==> inputs of 02-07 <==
Design minimax, start of the top module:
module minimax(
   opt, move,
   grid, column_counts, player, sw, clk
);
input [83:0] grid;
input [20:0] column_counts;
input player;
input sw;
input clk;
output [6:0] opt;
output move;
reg [83:0] grid_copy;
reg [83:0] grid_copy_2;
reg aimoved;
reg opponentmoved;
reg [6:0] ai;
reg [6:0] opponent;
reg [2:0] index;
reg move_r;
assign move = move_r;
reg initial_score;
reg [6:0] count;  
reg [2:0] column;
reg [6:0] opt_r;
assign opt = opt_r;
wire [8:0] optscore;
reg [8:0] optscore_r;
assign optscore = optscore_r;
wire [8:0] score;
wire [8:0] curscore;
reg [8:0] curscore_r;
assign curscore = curscore_r;
score score_(
   .score (score),
   .grid (grid_copy_2), .ai (ai), .opponent (opponent), .clk (clk)
    );
always @(posedge clk)
begin
  if (player == 0 || !sw)
  begin
    count = 0;
    move_r = 0;
    optscore_r = 0;
    opt_r = 1;
	 curscore_r = 0;
  end
  else if (count == 105)
  begin
    if(curscore >= optscore && aimoved)
    begin
      opt_r = ai;
      optscore_r = curscore_r;
    end
    move_r = 1;
    count = (count + 1) % 128;
  end
  else if (count > 105)
  begin
    move_r = 0;
  end
  else if (count % 15 == 0)
  begin
    if(count == 0)
    begin
      optscore_r = 0;
    end
    else if(curscore >= optscore && aimoved)
    begin
      opt_r = ai;
      optscore_r = curscore_r;
    end
	 initial_score = 1;
  ...
export LEC_CHECK = 0
export ABC_AREA = 0
export CAP_MARGIN = 20
export CELL_PAD_IN_SITES_DETAIL_PLACEMENT = 0
export CELL_PAD_IN_SITES_GLOBAL_PLACEMENT = 0
export CORE_ASPECT_RATIO = 1.13
export CORE_MARGIN = 2
export CORE_UTILIZATION = 58
export CTS_CLUSTER_DIAMETER = 346
export GPL_TIMING_DRIVEN = 1
export HOLD_SLACK_MARGIN = -0.09
export SLEW_MARGIN = 25
export TNS_END_PERCENT = 5
create_clock -name core_clock -period 5.96 [get_ports {clk}]
run.sh (not shown) runs the stock make flow with config.mk's settings and CLKGATE_MAP_FILE=.
==> 05-22 (differences from 02-07) <==
Settings changed: CORE_UTILIZATION 58 to 47, CTS_CLUSTER_DIAMETER 346 to 136, HOLD_SLACK_MARGIN -0.09 to not set, TNS_END_PERCENT 5 to not set.
==> flow/constraint.sdc (replaced) <==
create_clock -name core_clock -period 9.33 [get_ports {clk}]
set_input_delay 1.8660 -clock core_clock [delete_from_list [all_inputs] [get_ports {clk}]]
set_output_delay 1.8660 -clock core_clock [all_outputs]
set_load 0.01 [all_outputs]
==> notes <==
02-07 reached the layout checks and failed them: setup timing. 05-22 completed, yet does not pass: setup timing.
Against 05-22, the total power of 02-07 is larger by 47%.
Synthesized area is the same in 02-07 and 05-22.
Between 02-07 and 05-22, the lower first-iteration DRC count is in 05-22 (gap about 70%, measured against 05-22).
In synthesized cell count, 05-22 and 02-07 do not differ.


==> inputs of exp/yarrow <==
Starting RTL as in the previous note.
Settings: LEC_CHECK=0, ABC_AREA=0, CAP_MARGIN=20, CELL_PAD_IN_SITES_DETAIL_PLACEMENT=2, CORE_ASPECT_RATIO=1.25, CORE_MARGIN=3, CORE_UTILIZATION=49, CTS_CLUSTER_DIAMETER=295, HOLD_SLACK_MARGIN=-0.03, MIN_ROUTING_LAYER=met2, PLACE_DENSITY_LB_ADDON=0.13, SLEW_MARGIN=40, TNS_END_PERCENT=95; clock period 8.08 ns.
==> exp/garnet: changes against exp/yarrow <==
Settings changed: ABC_AREA 0 to default, CELL_PAD_IN_SITES_DETAIL_PLACEMENT 2 to default, CORE_ASPECT_RATIO 1.25 to default, CORE_MARGIN 3 to 2, CORE_UTILIZATION 49 to 56, CTS_CLUSTER_DIAMETER 295 to default, HOLD_SLACK_MARGIN -0.03 to default, MIN_ROUTING_LAYER met2 to default, PLACE_DENSITY_LB_ADDON 0.13 to default, SLEW_MARGIN 40 to 20, TNS_END_PERCENT 95 to default.
==> flow/constraint.sdc (replaced) <==
create_clock -name core_clock -period 6.0 [get_ports {clk}]
set_input_delay 1.2000 -clock core_clock [delete_from_list [all_inputs] [get_ports {clk}]]
set_output_delay 1.2000 -clock core_clock [all_outputs]
set_load 0.01 [all_outputs]
==> exp/indigo: changes against exp/yarrow <==
Settings changed: ABC_AREA 0 to default, CELL_PAD_IN_SITES_DETAIL_PLACEMENT 2 to default, CORE_ASPECT_RATIO 1.25 to default, CORE_MARGIN 3 to 2, CORE_UTILIZATION 49 to 40, CTS_CLUSTER_DIAMETER 295 to default, HOLD_SLACK_MARGIN -0.03 to default, MIN_ROUTING_LAYER met2 to default, PLACE_DENSITY_LB_ADDON 0.13 to default, SETUP_SLACK_MARGIN from default to -0.47, SLEW_MARGIN 40 to 20, TNS_END_PERCENT 95 to default.
==> flow/constraint.sdc (replaced) <==
create_clock -name core_clock -period 10.7 [get_ports {clk}]
set_input_delay 2.1400 -clock core_clock [delete_from_list [all_inputs] [get_ports {clk}]]
set_output_delay 2.1400 -clock core_clock [all_outputs]
set_load 0.01 [all_outputs]
==> summary of the runs <==
- exp/garnet aborted during global routing. exp/yarrow aborted during detailed placement. exp/indigo completed, yet does not pass: setup timing.
- Synthesized cell count is the same in exp/garnet and exp/indigo.
- In area after synthesis, exp/garnet and exp/yarrow do not differ.
- The lowest die area belongs to exp/garnet, the highest to exp/indigo.
==> figures <==
| metric | exp/indigo | exp/garnet | exp/yarrow |
|---|---|---|---|
| Outcome | complete, but fails checks | aborted with a tool error | aborted with a tool error |
| Last stage reached | - | global routing | detailed placement |
| Violated checks | setup timing | - | - |
| Post-cts sizing count | 0 | 355 | - |
| Std-Cell Core Area | 73000 um2 | 52300 um2 | 59000 um2 |
| Post-place setup slack | -0.247 ns | -4.73 ns | - |
| Floorplan Utilization | 0.405 | 0.564 | 0.501 |
| Post-cts hold buffer count | 0 | 0 | - |
| Maximum clock path buffer count | 3 | 3 | - |
| FP Rows | 99 | 84 | 99 |
| Die extent in y | 276 um | 234 um | 280 um |
| Die width | 276 um | 234 um | 226 um |
| Cell Count Post-Placement | 4997 | 5320 | - |


==> 05-12 <==
minimax again, from the RTL that the note above started with.
// minimax
module minimax(
   opt, move,
   grid, column_counts, player, sw, clk
);
Settings: LEC_CHECK=0, ABC_AREA=1, CAP_MARGIN=35, CELL_PAD_IN_SITES_DETAIL_PLACEMENT=1, CELL_PAD_IN_SITES_GLOBAL_PLACEMENT=1, CORE_ASPECT_RATIO=1.27, CORE_MARGIN=2, CORE_UTILIZATION=29, CTS_CLUSTER_DIAMETER=120, GPL_ROUTABILITY_DRIVEN=1, MIN_ROUTING_LAYER=met1, SETUP_SLACK_MARGIN=-0.04, SLEW_MARGIN=30; clock period 17.6 ns.
==> 12-14: changes against 05-12 <==
==> flow/config.mk (replaced) <==
export PLATFORM = sky130hd
export DESIGN_NAME = minimax
export DESIGN_NICKNAME = minimax
export VERILOG_FILES = /design/flow/design.v
export SDC_FILE = /design/flow/constraint.sdc
export NUM_CORES = 4
export LEC_CHECK = 0
export CAP_MARGIN = 20
export CORE_MARGIN = 2
export CORE_UTILIZATION = 58
export SETUP_SLACK_MARGIN = 1.38
export SLEW_MARGIN = 20
export TNS_END_PERCENT = 5
==> flow/constraint.sdc (replaced) <==
create_clock -name core_clock -period 6.0 [get_ports {clk}]
set_input_delay 1.2000 -clock core_clock [delete_from_list [all_inputs] [get_ports {clk}]]
set_output_delay 1.2000 -clock core_clock [all_outputs]
set_load 0.01 [all_outputs]
==> flow_metrics.tcl <==
# implementation run metrics
set metrics [dict create \
    place_ws_ns -4.77 \
    hpwl_um 101000 \
    ys_sh_aoi_pct 24.5 \
    ys_seq_share_pct 21.2 \
    lastStage "global routing (5_1_grt)" \
    fp-row-count 82 \
    ys_cells 3570 \
    syn-num-nets 3842 \
    status "did not finish" \
    gp_congestion 1.17 \
]
# the run above: 12-14

==> flow_metrics.tcl <==
# place-and-route summary
set metrics [dict create \
    status "timing/DRC/antenna clean" \
    gp_congestion 0.957 \
    syn-num-nets 4891 \
    fp-row-count 129 \
    ys_seq_share_pct 22.1 \
    place_ws_ns 4.50 \
    ys_cells 4619 \
    netlist.area_leader.share_pct 19.9 \
    hpwl_um 98600 \
    ys_sh_aoi_pct 20.7 \
    ant_nets 0 \
]
# the run above: 05-12



==> build 79: inputs <==
Starting RTL as in the previous note.
Design minimax, start of the top module:
module minimax(
   opt, move,
   grid, column_counts, player, sw, clk
);
Settings: LEC_CHECK=0, ABC_AREA=1, CAP_MARGIN=20, CELL_PAD_IN_SITES_DETAIL_PLACEMENT=1, CELL_PAD_IN_SITES_GLOBAL_PLACEMENT=1, CORE_ASPECT_RATIO=1.13, CORE_MARGIN=2, CORE_UTILIZATION=15, CTS_CLUSTER_DIAMETER=205, GPL_TIMING_DRIVEN=0, MIN_ROUTING_LAYER=met2, PLACE_DENSITY_LB_ADDON=0.14, SETUP_SLACK_MARGIN=2.27, SLEW_MARGIN=10; clock period 9.33 ns.
==> inputs of trial 38, as changes to build 79 <==
==> flow/config.mk (replaced) <==
export PLATFORM = sky130hd
export DESIGN_NAME = minimax
export DESIGN_NICKNAME = minimax
export VERILOG_FILES = /design/flow/design.v
export SDC_FILE = /design/flow/constraint.sdc
export NUM_CORES = 4
export LEC_CHECK = 0
export CAP_MARGIN = 20
export CELL_PAD_IN_SITES_GLOBAL_PLACEMENT = 1
export CORE_MARGIN = 2
export CORE_UTILIZATION = 65
export GPL_ROUTABILITY_DRIVEN = 0
export MIN_ROUTING_LAYER = met2
export SETUP_SLACK_MARGIN = -0.04
export SLEW_MARGIN = 30
==> flow/constraint.sdc (replaced) <==
create_clock -name core_clock -period 9.95 [get_ports {clk}]
set_input_delay 1.9900 -clock core_clock [delete_from_list [all_inputs] [get_ports {clk}]]
set_output_delay 1.9900 -clock core_clock [all_outputs]
set_load 0.01 [all_outputs]
==> results <==
In build 79 the synthesized cell count is larger than in trial 38, by 29%. In die area, build 79 is at 4.1 times the value of trial 38. Of trial 38 and build 79, trial 38 has the higher synthesized area (gap 4.5%, measured against build 79). Build 79 produced a layout that fails on setup timing. Trial 38 aborted during global placement without I/O (GPL-0301).


==> inputs of 11-02 <==
Starting RTL as in the previous note.
==> flow/design.v (excerpt) <==
module minimax(
   opt, move,
   grid, column_counts, player, sw, clk
);
make LEC_CHECK=0 ABC_AREA=0 CAP_MARGIN=20 CELL_PAD_IN_SITES_DETAIL_PLACEMENT=0 CELL_PAD_IN_SITES_GLOBAL_PLACEMENT=0 CORE_ASPECT_RATIO=1.13 CORE_MARGIN=2 CORE_UTILIZATION=65 CTS_CLUSTER_DIAMETER=136 GPL_TIMING_DRIVEN=1 HOLD_SLACK_MARGIN=-0.09 MAX_ROUTING_LAYER=met4 SLEW_MARGIN=25 TNS_END_PERCENT=5 finish   # period 10.4 ns
==> 11-17: changes against 11-02 <==
==> flow/config.mk (replaced) <==
export PLATFORM = sky130hd
export DESIGN_NAME = minimax
export DESIGN_NICKNAME = minimax
export VERILOG_FILES = /design/flow/design.v
export SDC_FILE = /design/flow/constraint.sdc
export NUM_CORES = 4
export LEC_CHECK = 0
export CAP_MARGIN = 20
export CORE_MARGIN = 2
export CORE_UTILIZATION = 59
export SETUP_SLACK_MARGIN = 2.53
export SLEW_MARGIN = 20
==> flow/constraint.sdc (replaced) <==
create_clock -name core_clock -period 8.62 [get_ports {clk}]
set_input_delay 1.7240 -clock core_clock [delete_from_list [all_inputs] [get_ports {clk}]]
set_output_delay 1.7240 -clock core_clock [all_outputs]
set_load 0.01 [all_outputs]
==> qor summary <==
quantity                                                                   11-17                       11-02
Init Core Util                                                            60.06%                      65.35%
Core area                                                            0.04915 mm2                 0.04517 mm2
Post-Place Setup Slack                                                  -2262 ps                   -653.9 ps
Number of placed cells counting well taps                                   5112                        4479
Number of buffers created by CTS                                              23                          22
Post-CTS Setup Repair Bufs                                                    94                          31
Cell area after placement                                            0.03934 mm2                 0.03400 mm2
PostCTS Resize Cnt                                                           401                          72
Overall chip area                                                    0.05184 mm2                 0.04714 mm2
Detailed Place HPWL                                                     99210 um                    84630 um
# rows                                                                        81                          83
Routability congestion estimate from global placement                      1.168                       1.229
Width of the chip                                                       227.7 um                    204.5 um
Result of the run                                      aborted with a tool error  complete, but fails checks
Stage where the flow stopped                                      global routing                           -
Layout check failures                                                          -                setup timing


==> inputs of v38 <==
Starting RTL as in the previous note.
clock: 8.08 ns
lec_check: 0
abc_area: 1
cap_margin: 20
cell_pad_in_sites_detail_placement: 0
core_aspect_ratio: 1.25
core_margin: 3
core_utilization: 49
cts_cluster_diameter: 295
hold_slack_margin: -0.03
min_routing_layer: met2
place_density_lb_addon: 0.13
slew_margin: 40
==> v32 (differences from v38) <==
ABC_AREA = 0   (was 1)
CELL_PAD_IN_SITES_GLOBAL_PLACEMENT = 0   (was not set)
CORE_ASPECT_RATIO = 1.13   (was 1.25)
CORE_MARGIN = 2   (was 3)
CORE_UTILIZATION = 44   (was 49)
CTS_CLUSTER_DIAMETER = 136   (was 295)
GPL_TIMING_DRIVEN = 1   (was not set)
HOLD_SLACK_MARGIN = not set   (was -0.03)
MIN_ROUTING_LAYER = not set   (was met2)
PLACE_DENSITY = 0.77   (was not set)
PLACE_DENSITY_LB_ADDON = not set   (was 0.13)
SLEW_MARGIN = 25   (was 40)
==> flow/constraint.sdc (replaced) <==
create_clock -name core_clock -period 9.33 [get_ports {clk}]
set_input_delay 1.8660 -clock core_clock [delete_from_list [all_inputs] [get_ports {clk}]]
set_output_delay 1.8660 -clock core_clock [all_outputs]
set_load 0.01 [all_outputs]
==> qor summary <==
| item | v38 | v32 |
|---|---|---|
| Result of the run | aborted with a tool error | finished with violations |
| Failing step | global routing (5_1_grt) | - |
| Reasons for failing layout checks | - | setup timing |
| Post-CTS setup buffer count | 126 | 65 |
| # rows | 97 | 100 |
| Chip height | 274 um | 279 um |
| Synthesized-area fraction occupied by and/or/nand/nor cells | 34.1% | 20.5% |
| Instance tally after logic synthesis | 4,619 | 3,570 |
| Cell area after technology mapping | 0.0282 mm2 | 0.0295 mm2 |
| Count of different cell masters after synthesis | 73 | 114 |
| Xor and xnor area share after synthesis | 3.59% | 5.35% |
| Gpl congestion | 1.19 | 1.10 |
| Resized cells post-CTS | 547 | 227 |
| Share of Yosys cell area claimed by the top area cell type | 19.9% | 19.0% |
| Post-synthesis share of cell area spent on and-or and or-and gates | 20.7% | 24.5% |
| Cell count in the Yosys report | 4,619 | 3,570 |
| Nets in the synthesized netlist | 4,891 | 3,842 |


==> build 9: inputs <==
Starting RTL as in the previous note.
export LEC_CHECK = 0
export ABC_AREA = 1
export CAP_MARGIN = 35
export CELL_PAD_IN_SITES_DETAIL_PLACEMENT = 1
export CELL_PAD_IN_SITES_GLOBAL_PLACEMENT = 1
export CORE_MARGIN = 2
export CORE_UTILIZATION = 66
export CTS_CLUSTER_DIAMETER = 120
export GPL_ROUTABILITY_DRIVEN = 1
export MIN_ROUTING_LAYER = met2
export SETUP_SLACK_MARGIN = -0.04
export SLEW_MARGIN = 30
create_clock -name core_clock -period 17.6 [get_ports {clk}]
==> build 59 (differences from build 9) <==
Settings changed: ABC_AREA 1 to not set, CAP_MARGIN 35 to 20, CELL_PAD_IN_SITES_DETAIL_PLACEMENT 1 to not set, CELL_PAD_IN_SITES_GLOBAL_PLACEMENT 1 to not set, CORE_UTILIZATION 66 to 69, CTS_CLUSTER_DIAMETER 120 to not set, CTS_CLUSTER_SIZE set to 98, GPL_ROUTABILITY_DRIVEN 1 to not set, MIN_ROUTING_LAYER met2 to not set, SETUP_SLACK_MARGIN -0.04 to not set, SLEW_MARGIN 30 to 20.
==> flow/constraint.sdc (replaced) <==
create_clock -name core_clock -period 7.33 [get_ports {clk}]
set_input_delay 1.4660 -clock core_clock [delete_from_list [all_inputs] [get_ports {clk}]]
set_output_delay 1.4660 -clock core_clock [all_outputs]
set_load 0.01 [all_outputs]
==> results <==
Die area is about the same in build 9 and build 59. Between build 9 and build 59, the lower synthesized cell count is in build 59 (gap about 30%, measured against build 59). Against build 59, the area after synthesis of build 9 is smaller by about 4.3%. Build 9 died in 3_1_place_gp_skip_io on GPL-0301. Build 59 failed in 4_1_cts.
Power is estimated from default activity; no workload was simulated.
